==> branch indigo: inputs <==
==> flow/design.v (excerpt) <==
module triangle(clk, reset, nt, xi, yi, busy, po, xo, yo);
input        clk, reset, nt;
input  [2:0] xi, yi;
output       busy, po;
output [2:0] xo, yo;
reg busy, po;
reg [4:0] state, next_state;  
reg [6:0] x_cor[0:2];         
reg [6:0] y_cor[0:2];         
reg [1:0] s0_count;           
reg s1_count;                 
reg s2_count;                 
reg s7_count;                 
reg [4:0] horiz;              
reg [3:0] out_count;          
reg signed [8:0] a[0:1];      
reg signed [8:0] b[0:1];      
reg signed [8:0] c[0:1];      
reg [3:0] ep, save_ep;        
reg signed [7:0] value;       
reg [1:0] o_idx;              
reg [2:0] xo, yo;             
reg loc;                      
reg [3:0] start;              
parameter s0=5'd0,s1=5'd1,s2=5'd2,s3=5'd3,s4=5'd4,s5=5'd5,s6=5'd6,s7=5'd7;
integer i,j;
always @(posedge clk or posedge reset)begin
    if(reset) state<=s0;
    else state<=next_state;
end
always @(*)begin
    case(state)
        s0:next_state=(s0_count==2'd3)?s1:s0;
        s1:next_state=(s1_count==1'b1)?s2:s1;
  ...
clock: 5.23 ns
lec_check: 0
abc_area: 0
cap_margin: 0
cell_pad_in_sites_global_placement: 1
core_aspect_ratio: 0.75
core_margin: 5
core_utilization: 66
cts_cluster_diameter: 304
place_density_lb_addon: 0.13
setup_slack_margin: 1.14
slew_margin: 10
run.sh (not shown) runs the stock make flow with config.mk's settings and CLKGATE_MAP_FILE=.
==> branch zinc: changes against branch indigo <==
- ABC_AREA: 0 -> unset
- CAP_MARGIN: 0 -> 20
- CELL_PAD_IN_SITES_GLOBAL_PLACEMENT: 1 -> unset
- CORE_ASPECT_RATIO: 0.75 -> 0.67
- CORE_MARGIN: 5 -> 8
- CORE_UTILIZATION: 66 -> 40
- CTS_CLUSTER_DIAMETER: 304 -> unset
- CTS_CLUSTER_SIZE: unset -> 49
- PLACE_DENSITY_LB_ADDON: 0.13 -> unset
- SETUP_SLACK_MARGIN: 1.14 -> 0.14
- TNS_END_PERCENT: unset -> 90
==> flow/constraint.sdc (replaced) <==
create_clock -name core_clock -period 5.0 [get_ports {clk}]
set_input_delay 1.0000 -clock core_clock [delete_from_list [all_inputs] [get_ports {clk}]]
set_output_delay 1.0000 -clock core_clock [all_outputs]
set_load 0.01 [all_outputs]
==> reports/summary.log <==
[outcome] outcome timing/DRC/antenna clean
[setup_path] data required time of the critical path 5.45 ns
[sta] setup repair after global routing missed its margin yes
[final_layout] post-route design area 10800 um2
[die] number of placement rows 38
[route] met1 WL 10.2 mm
[placed_design] placed cell areas 10200 um2
The numbers above come from branch indigo.

==> reports/summary.log <==
[outcome] outcome timing/DRC/antenna clean
[sta] setup repair after global routing missed its margin no
[route] met1 WL 12.3 mm
[placed_design] placed cell areas 10400 um2
[setup_path] data required time of the critical path 5.28 ns
The numbers above come from branch zinc.


* * *

==> inputs of wip/xenon <==
==> flow/design.v <==
`timescale 100ps/10ps
module triangle(clk, reset, nt, xi, yi, busy, po, xo, yo);
input        clk, reset, nt;
input  [2:0] xi, yi;
output       busy, po;
output [2:0] xo, yo;
reg busy, po;
reg [4:0] state, next_state;  
reg [6:0] x_cor[0:2];         
reg [6:0] y_cor[0:2];         
reg [1:0] s0_count;           
reg s1_count;                 
reg s2_count;                 
reg s7_count;                 
reg [4:0] horiz;              
reg [3:0] out_count;          
reg signed [8:0] a[0:1];      
reg signed [8:0] b[0:1];      
reg signed [8:0] c[0:1];      
reg [3:0] ep, save_ep;        
reg signed [7:0] value;       
reg [1:0] o_idx;              
reg [2:0] xo, yo;             
reg loc;                      
reg [3:0] start;              
parameter s0=5'd0,s1=5'd1,s2=5'd2,s3=5'd3,s4=5'd4,s5=5'd5,s6=5'd6,s7=5'd7;
integer i,j;
always @(posedge clk or posedge reset)begin
    if(reset) state<=s0;
    else state<=next_state;
end
always @(*)begin
    case(state)
        s0:next_state=(s0_count==2'd3)?s1:s0;
        s1:next_state=(s1_count==1'b1)?s2:s1;
        s2:next_state=(out_count==y_cor[0]||out_count==y_cor[1]||out_count==y_cor[2])?s5:((s2_count==1'b1)?((value==8'd0)?s5:((value[7]==1'b0)?s3:s4)):s2);
        s3:next_state=(o_idx==2'd2)?s5:s2;
        s4:next_state=(o_idx==2'd1)?s5:s2;
        s5:next_state=(out_count==y_cor[0]||out_count==y_cor[2])?s6:((loc==1'b0)?((out_count==y_cor[1])?((start==x_cor[1])?s6:s5):((start==ep)?s6:s5)):((start==x_cor[0])?s6:s5));
        s6:next_state=(out_count==y_cor[2])?s7:s2;
        s7:next_state=(s7_count==1'b1)?s0:s7;
        default:next_state=s0;
    endcase
end
always @(posedge clk or posedge reset)begin
    if(reset) busy<=1'b0;
    else begin
        if(state==s7&&s7_count==1'b1) busy<=1'b0;
        else if(state==s0&&s0_count==2'd0&&nt==1'b0) busy<=1'b0;
        else busy<=1'b1;
    end
end
always @(posedge clk or posedge reset)begin
    if(reset) s0_count<=2'd0;
    else begin
        if(state==s7) s0_count<=2'd0;
        else if(state==s0&&s0_count==2'd0&&nt==1'b0) s0_count<=2'd0;
        else s0_count<=s0_count+2'd1;
    end
end
always @(posedge clk or posedge reset)begin
    if(reset)begin
        s1_count<=1'b0;
    end
    else begin
        if(state==s1) s1_count<=1'b1;
        else s1_count<=1'b0;
    end
end
always @(posedge clk or posedge reset)begin
    if(reset)begin
        s2_count<=1'b0;
    end
    else begin
        if(state==s2) s2_count<=1'b1;
        else s2_count<=1'b0;
    end
end
always @(posedge clk or posedge reset)begin
    if(reset)begin
        s7_count<=1'b0;
    end
    else begin
        if(state==s7) s7_count<=1'b1;
        else s7_count<=1'b0;
    end
end
always @(posedge clk or posedge reset)begin
    if(reset)begin
        loc<=1'b0;
    end
    else begin
        if(state==s1)begin
            if(x_cor[1]>x_cor[0]) loc<=1'b0;
            else loc<=1'b1;
        end
    end
end
always @(posedge clk or posedge reset)begin
    if(reset)begin
        for(i=0;i<2;i=i+1)begin
            a[i]<=9'd0;
        end
    end
    else begin
        case(state)
            s1:begin
                if(loc==1'b0)begin
                    a[0]<=($signed(y_cor[1])-$signed(y_cor[0]));
                    a[1]<=($signed(y_cor[2])-$signed(y_cor[1]));
                end
                else begin
                    a[0]<=($signed(y_cor[1])-$signed(y_cor[0]));
                    a[1]<=(~($signed(y_cor[2])-$signed(y_cor[1])))+9'd1;
                end
            end
        endcase
    end
end
always @(posedge clk or posedge reset)begin
    if(reset)begin
        for(i=0;i<2;i=i+1)begin
            b[i]<=9'd0;
        end
    end
    else begin
        case(state)
            s1:begin
                if(loc==1'b0)begin
                    b[0]<=(~($signed(x_cor[1])-$signed(x_cor[0])))+9'd1;
                    b[1]<=(~($signed(x_cor[2])-$signed(x_cor[1])))+9'd1;
                end
                else begin
                    b[0]<=(~($signed(x_cor[1])-$signed(x_cor[0])))+9'd1;
                    b[1]<=($signed(x_cor[2])-$signed(x_cor[1]));
                end
            end
        endcase
    end
end
always @(posedge clk or posedge reset)begin
    if(reset)begin
        for(i=0;i<2;i=i+1)begin
            c[i]<=9'd0;
        end
    end
    else begin
        case(state)
            s1:begin
                if(loc==1'b0)begin
                    c[0]<=($signed(y_cor[0]*x_cor[1])-$signed(y_cor[1]*x_cor[0]));
                    c[1]<=($signed(y_cor[1]*x_cor[2])-$signed(y_cor[2]*x_cor[1]));
                end
                else begin
                    c[0]<=($signed(y_cor[0]*x_cor[1])-$signed(y_cor[1]*x_cor[0]));
                    c[1]<=(~($signed(y_cor[1]*x_cor[2])-$signed(y_cor[2]*x_cor[1])))+9'd1;
                end
            end
        endcase
    end
end
always @(posedge clk or posedge reset)begin
    if(reset)begin
        for(i=0;i<3;i=i+1)begin
            x_cor[i]<=7'd0;
        end
    end
    else begin
        case(state)
            s0:begin
                x_cor[s0_count]<=xi;
            end
        endcase
    end
end
always @(posedge clk or posedge reset)begin
    if(reset)begin
        for(i=0;i<3;i=i+1)begin
            y_cor[i]<=7'd0;
        end
    end
    else begin
        case(state)
            s0:begin
                y_cor[s0_count]<=yi;
            end
        endcase
    end
end
always @(posedge clk or posedge reset)begin
    if(reset) begin
        horiz<=5'd0;
    end
    else begin
        case(state)
            s1:begin
                horiz<=(x_cor[1]-x_cor[0]);
            end
        endcase
    end
end
always @(posedge clk or posedge reset)begin
    if(reset)begin
        out_count<=4'd0;
    end
    else begin
        case(state)
            s1:out_count<=y_cor[0];
            s6:out_count<=out_count+4'd1;
        endcase
    end
end
always @(posedge clk or posedge reset)begin
    if(reset)begin
        ep<=4'd0;
    end
    else begin
        if(loc==1'b0)begin
            if(state==s6) ep<=save_ep;
            else if(state==s3)begin
                if(out_count<y_cor[1])begin
                    if(o_idx==2'd2) ep<=ep;
                    else ep<=ep+4'd1;
                end
                else ep<=ep-4'd1;
            end
            else if(state==s4)begin
                if(out_count<y_cor[1]) ep<=ep-4'd1;
                else begin
                    if(o_idx==2'd1) ep<=ep;
                    else ep<=ep+4'd1;
                end
            end
            else ep<=ep;
        end
        else begin
            if(state==s6) ep<=save_ep;
            else if(state==s3)begin
                if(out_count<y_cor[1])begin
                    if(o_idx==2'd2) ep<=ep;
                    else ep<=ep-4'd1;
                end
                else ep<=ep+4'd1;
            end
            else if(state==s4)begin
                if(out_count<y_cor[1]) ep<=ep+4'd1;
                else begin
                    if(o_idx==2'd1) ep<=ep;
                    else ep<=ep-4'd1;
                end
            end
            else ep<=ep;
        end
    end
end
always @(posedge clk or posedge reset)begin
    if(reset)begin
        o_idx<=2'd0;
    end
    else begin
        if(state==s3) o_idx<=2'd1;
        else if(state==s4) o_idx<=2'd2;
        else if(state==s5) o_idx<=2'd0;
    end
end
always @(posedge clk or posedge reset)begin
    if(reset)begin
        save_ep<=4'd0;
    end
    else begin
        if(state==s1) save_ep<=(x_cor[0]+x_cor[1])>>1;
    end
end
always @(posedge clk or posedge reset)begin
    if(reset)begin
        value<=8'd0;
    end
    else begin
        if(state==s2) begin
            if(out_count==y_cor[0]||out_count==y_cor[1]||out_count==y_cor[2]) value<=8'd0;
            else if(out_count<y_cor[1]) begin
                value<=(a[0]*$signed(ep))+(b[0]*$signed(out_count))+c[0];
            end
            else begin
                value<=(a[1]*$signed(ep))+(b[1]*$signed(out_count))+c[1];
            end
        end
    end
end
always @(posedge clk or posedge reset)begin
    if(reset) po<=1'b0;
    else if(state==s5) po<=1'b1;
    else po<=1'b0;
end
always @(posedge clk)begin
    if(state==s5) start<=start+4'd1;
    else begin
        if(loc==1'b0) start<=x_cor[0];
        else begin
            if(out_count==y_cor[1]) start<=x_cor[1];
            else start<=ep;
        end
    end
end
always @(posedge clk or posedge reset)begin
    if(reset)begin
        xo<=3'd0;
    end
    else begin
        if(state==s5)begin
            if(out_count==y_cor[0]) xo<=x_cor[0];
            else if(out_count==y_cor[2]) xo<=x_cor[2];
            else xo<=start;
        end
    end
end
always @(posedge clk or posedge reset)begin
    if(reset)begin
        yo<=3'd0;
    end
    else begin
        if(state==s5)begin
            if(out_count==y_cor[0]) yo<=y_cor[0];
            else if(out_count==y_cor[2]) yo<=y_cor[2];
            else yo<=out_count;
        end
    end
end
endmodule
==> flow/run.sh <==
#!/bin/bash
# the make line also repeats each setting of config.mk as NAME=value (left out here)
make -C /OpenROAD-flow-scripts/flow DESIGN_CONFIG=/design/flow/config.mk WORK_HOME=/design/flow/orfs CLKGATE_MAP_FILE= finish
==> flow/config.mk <==
export PLATFORM = sky130hd
export DESIGN_NAME = triangle
export DESIGN_NICKNAME = triangle
export VERILOG_FILES = /design/flow/design.v
export SDC_FILE = /design/flow/constraint.sdc
export NUM_CORES = 4
export LEC_CHECK = 0
export ABC_AREA = 1
export CAP_MARGIN = 5
export CORE_ASPECT_RATIO = 1.21
export CORE_MARGIN = 2
export CORE_UTILIZATION = 72
export CTS_CLUSTER_DIAMETER = 53
export CTS_CLUSTER_SIZE = 14
export PLACE_DENSITY_LB_ADDON = 0.06
export SETUP_SLACK_MARGIN = 0.81
export SLEW_MARGIN = 40
==> flow/constraint.sdc <==
create_clock -name core_clock -period 2.75 [get_ports {clk}]
set_input_delay 0.5500 -clock core_clock [delete_from_list [all_inputs] [get_ports {clk}]]
set_output_delay 0.5500 -clock core_clock [all_outputs]
set_load 0.01 [all_outputs]
==> wip/maple (differences from wip/xenon) <==
==> flow/config.mk (replaced) <==
export PLATFORM = sky130hd
export DESIGN_NAME = triangle
export DESIGN_NICKNAME = triangle
export VERILOG_FILES = /design/flow/design.v
export SDC_FILE = /design/flow/constraint.sdc
export NUM_CORES = 4
export LEC_CHECK = 0
export CAP_MARGIN = 20
export CORE_MARGIN = 2
export CORE_UTILIZATION = 40
export SLEW_MARGIN = 20
==> flow/constraint.sdc (replaced) <==
create_clock -name core_clock -period 5.0 [get_ports {clk}]
set_input_delay 1.0000 -clock core_clock [delete_from_list [all_inputs] [get_ports {clk}]]
set_output_delay 1.0000 -clock core_clock [all_outputs]
set_load 0.01 [all_outputs]
==> wip/violet (differences from wip/xenon) <==
==> flow/config.mk (replaced) <==
export PLATFORM = sky130hd
export DESIGN_NAME = triangle
export DESIGN_NICKNAME = triangle
export VERILOG_FILES = /design/flow/design.v
export SDC_FILE = /design/flow/constraint.sdc
export NUM_CORES = 4
export LEC_CHECK = 0
export ABC_AREA = 1
export CAP_MARGIN = 20
export CORE_MARGIN = 2
export CORE_UTILIZATION = 72
export CTS_CLUSTER_SIZE = 30
export PLACE_DENSITY = 0.82
export SLEW_MARGIN = 20
==> flow/constraint.sdc (replaced) <==
create_clock -name core_clock -period 4.16 [get_ports {clk}]
set_input_delay 0.8320 -clock core_clock [delete_from_list [all_inputs] [get_ports {clk}]]
set_output_delay 0.8320 -clock core_clock [all_outputs]
set_load 0.01 [all_outputs]
==> results <==
wip/violet finished with negative setup slack left. wip/maple passed the timing, design-rule and antenna checks. wip/xenon aborted during 5_1_grt (GRT-0232). In count of clock-buffer cells in the layout, wip/violet and wip/maple do not differ. Of wip/maple and wip/violet, wip/violet has the higher clock power (gap about 19%, measured against wip/violet). Between wip/maple and wip/violet, the lower sequential share of layout area is in wip/violet (gap 2.2 points). The highest die area belongs to wip/maple, the lowest to wip/violet. Flip-flop count is the same in wip/maple and wip/violet. Between wip/violet and wip/maple, the lower via count is in wip/maple (gap 32%, measured against wip/maple).
Power is estimated from default activity; no workload was simulated.
